## system_bus
module system_bus
	#(parameter DATA_WIDTH = 8, 
	parameter ADDR_WIDTH = 14, 
	parameter NO_OF_MASTER = 4, 
	parameter NO_OF_SLAVE = 8,
	parameter [NO_OF_SLAVE*ADDR_WIDTH-1:0] SLAVE_BASE_ADDR = {14'd10, 14'd20, 14'd30, 14'd40, 14'd50, 14'd60, 14'd70, 14'd80}, 
	parameter [NO_OF_SLAVE*ADDR_WIDTH-1:0] SLAVE_END_ADDR = {14'd19, 14'd29, 14'd39, 14'd49, 14'd59, 14'd69, 14'd79, 14'd89}
	) 
	(
	input clk,
	input reset_n,
	input [ADDR_WIDTH*NO_OF_MASTER-1:0]  addr_avm, 
	output [DATA_WIDTH*NO_OF_MASTER-1:0]  readdata_avm,
	input [DATA_WIDTH*NO_OF_MASTER-1:0]  writedata_avm, 
	input [NO_OF_MASTER-1:0]  readen_avm,
	input [NO_OF_MASTER-1:0]  writeen_avm,
	output [NO_OF_MASTER-1:0]  readvalid_avm,
	output [NO_OF_MASTER-1:0]  writevalid_avm,
	input [NO_OF_MASTER-1:0]  waitrequest_avm,
	input [4*NO_OF_MASTER-1:0]priority_no,
	output [ADDR_WIDTH*NO_OF_SLAVE-1:0]  addr_avs,
	input [DATA_WIDTH*NO_OF_SLAVE-1:0]  readdata_avs,
	output [DATA_WIDTH*NO_OF_SLAVE-1:0]  writedata_avs,
	output [NO_OF_SLAVE-1:0]  readen_avs,
	output [NO_OF_SLAVE-1:0]  writeen_avs,
	input [NO_OF_SLAVE-1:0]  readvalid_avs,
	input [NO_OF_SLAVE-1:0]  writevalid_avs,
	output reg [NO_OF_SLAVE-1:0]  waitrequest_avs
	);
Size: roughly 440 I/O pins, roughly 32000 um^2 of cells after synthesis.
Settings: LEC_CHECK=0, CAP_MARGIN=30, CORE_MARGIN=2, CORE_UTILIZATION=40, SLEW_MARGIN=20; clock period 8.98 ns.
run.sh (not shown) runs the stock make flow with config.mk's settings and CLKGATE_MAP_FILE=.
The first run finished clean.
Next try:
Settings changed: CAP_MARGIN 30 to 20, CORE_UTILIZATION 40 to 26, PLACE_DENSITY from default to 0.6.
Clock period 8.98 ns to 5.19 ns, I/O delays scaled along.
After rerunning:
- The changed run finished with timing, DRC and antenna clean
- setup slack degrades by 2.6 ns
- synthesized cell count stays the same
- utilization is lower by 17 points

system_bus again, from the RTL that the note above started with.
Design system_bus, start of the top module:
module system_bus
	#(parameter DATA_WIDTH = 8, 
	parameter ADDR_WIDTH = 14, 
	parameter NO_OF_MASTER = 4, 
	parameter NO_OF_SLAVE = 8,
	parameter [NO_OF_SLAVE*ADDR_WIDTH-1:0] SLAVE_BASE_ADDR = {14'd10, 14'd20, 14'd30, 14'd40, 14'd50, 14'd60, 14'd70, 14'd80}, 
	parameter [NO_OF_SLAVE*ADDR_WIDTH-1:0] SLAVE_END_ADDR = {14'd19, 14'd29, 14'd39, 14'd49, 14'd59, 14'd69, 14'd79, 14'd89}
	) 
	(
	input clk,
	input reset_n,
	input [ADDR_WIDTH*NO_OF_MASTER-1:0]  addr_avm, 
	output [DATA_WIDTH*NO_OF_MASTER-1:0]  readdata_avm,
	input [DATA_WIDTH*NO_OF_MASTER-1:0]  writedata_avm, 
	input [NO_OF_MASTER-1:0]  readen_avm,
	input [NO_OF_MASTER-1:0]  writeen_avm,
	output [NO_OF_MASTER-1:0]  readvalid_avm,
	output [NO_OF_MASTER-1:0]  writevalid_avm,
	input [NO_OF_MASTER-1:0]  waitrequest_avm,
	input [4*NO_OF_MASTER-1:0]priority_no,
	output [ADDR_WIDTH*NO_OF_SLAVE-1:0]  addr_avs,
	input [DATA_WIDTH*NO_OF_SLAVE-1:0]  readdata_avs,
	output [DATA_WIDTH*NO_OF_SLAVE-1:0]  writedata_avs,
	output [NO_OF_SLAVE-1:0]  readen_avs,
	output [NO_OF_SLAVE-1:0]  writeen_avs,
	input [NO_OF_SLAVE-1:0]  readvalid_avs,
	input [NO_OF_SLAVE-1:0]  writevalid_avs,
	output reg [NO_OF_SLAVE-1:0]  waitrequest_avs
	);
	reg [NO_OF_MASTER-1:0] readen_avm_last, writeen_avm_last, readen_avm_reg, writeen_avm_reg;
	reg [NO_OF_MASTER-1:0]  readvalid_avm_reg, readvalid_avm_reg_out, writevalid_avm_reg_out;
	reg [DATA_WIDTH-1:0]  readdata_avm_reg [NO_OF_MASTER-1:0];
	reg [7:0] readvalid_avs_last, writevalid_avs_last;
	reg [DATA_WIDTH-1:0]  readdata_avs_reg [NO_OF_SLAVE-1:0];
	reg [NO_OF_SLAVE-1:0] readvalid_avs_reg;
	reg [NO_OF_SLAVE-1:0] writevalid_avs_reg;
	wire [NO_OF_SLAVE:0] readvalid_avs_reg_x = {1'b0, readvalid_avs_reg};
	wire [NO_OF_SLAVE:0] writevalid_avs_reg_x = {1'b0, writevalid_avs_reg};
	reg [ADDR_WIDTH-1:0] addr_avs_reg [NO_OF_SLAVE-1:0];
	reg [DATA_WIDTH-1:0]  writedata_avs_reg [NO_OF_SLAVE-1:0];
	reg [NO_OF_SLAVE-1:0]  readen_avs_reg, writeen_avs_reg, readen_avs_reg_out, writeen_avs_reg_out;
	wire [ADDR_WIDTH-1:0] addr_avm_wire [NO_OF_MASTER-1:0];
	wire [DATA_WIDTH-1:0] writedata_avm_wire [NO_OF_MASTER-1:0];
	wire [3:0] priority_wire [NO_OF_MASTER-1:0];
	wire [4*NO_OF_MASTER-1:0] priority_no_with_active;
	reg [7:0] free_slaves;
	reg [3:0] last_state_stage_1_2;
	reg [1:0] master_slave_mux_master;
	reg [7:0] slave_master_demux_slave;
  ...
make LEC_CHECK=0 ABC_AREA=1 CAP_MARGIN=25 CELL_PAD_IN_SITES_DETAIL_PLACEMENT=0 CELL_PAD_IN_SITES_GLOBAL_PLACEMENT=0 CORE_ASPECT_RATIO=0.85 CORE_MARGIN=2 CORE_UTILIZATION=55 CTS_CLUSTER_SIZE=72 PLACE_DENSITY_LB_ADDON=0.09 SLEW_MARGIN=15 TNS_END_PERCENT=5 finish   # period 2.39 ns
The first run finished but fails on setup timing.
Then changed:
ABC_AREA = not set   (was 1)
CELL_PAD_IN_SITES_GLOBAL_PLACEMENT = 1   (was 0)
CORE_MARGIN = 4   (was 2)
CORE_UTILIZATION = 17   (was 55)
HOLD_SLACK_MARGIN = 0.02   (was not set)
SETUP_SLACK_MARGIN = 0.03   (was not set)
TNS_END_PERCENT = 40   (was 5)
clock period = 5.33 ns   (was 2.39 ns; I/O delays follow)
Effect: With this change the flow passed the timing, design-rule and antenna checks. Final cell count rose by 6.9%. Count of clock-buffer cells in the layout increases by 47. Design area goes down by 9.7%. Non-clock buffer count is lower by 508. Core utilization goes down by 55 points. Via count fell by 22%.
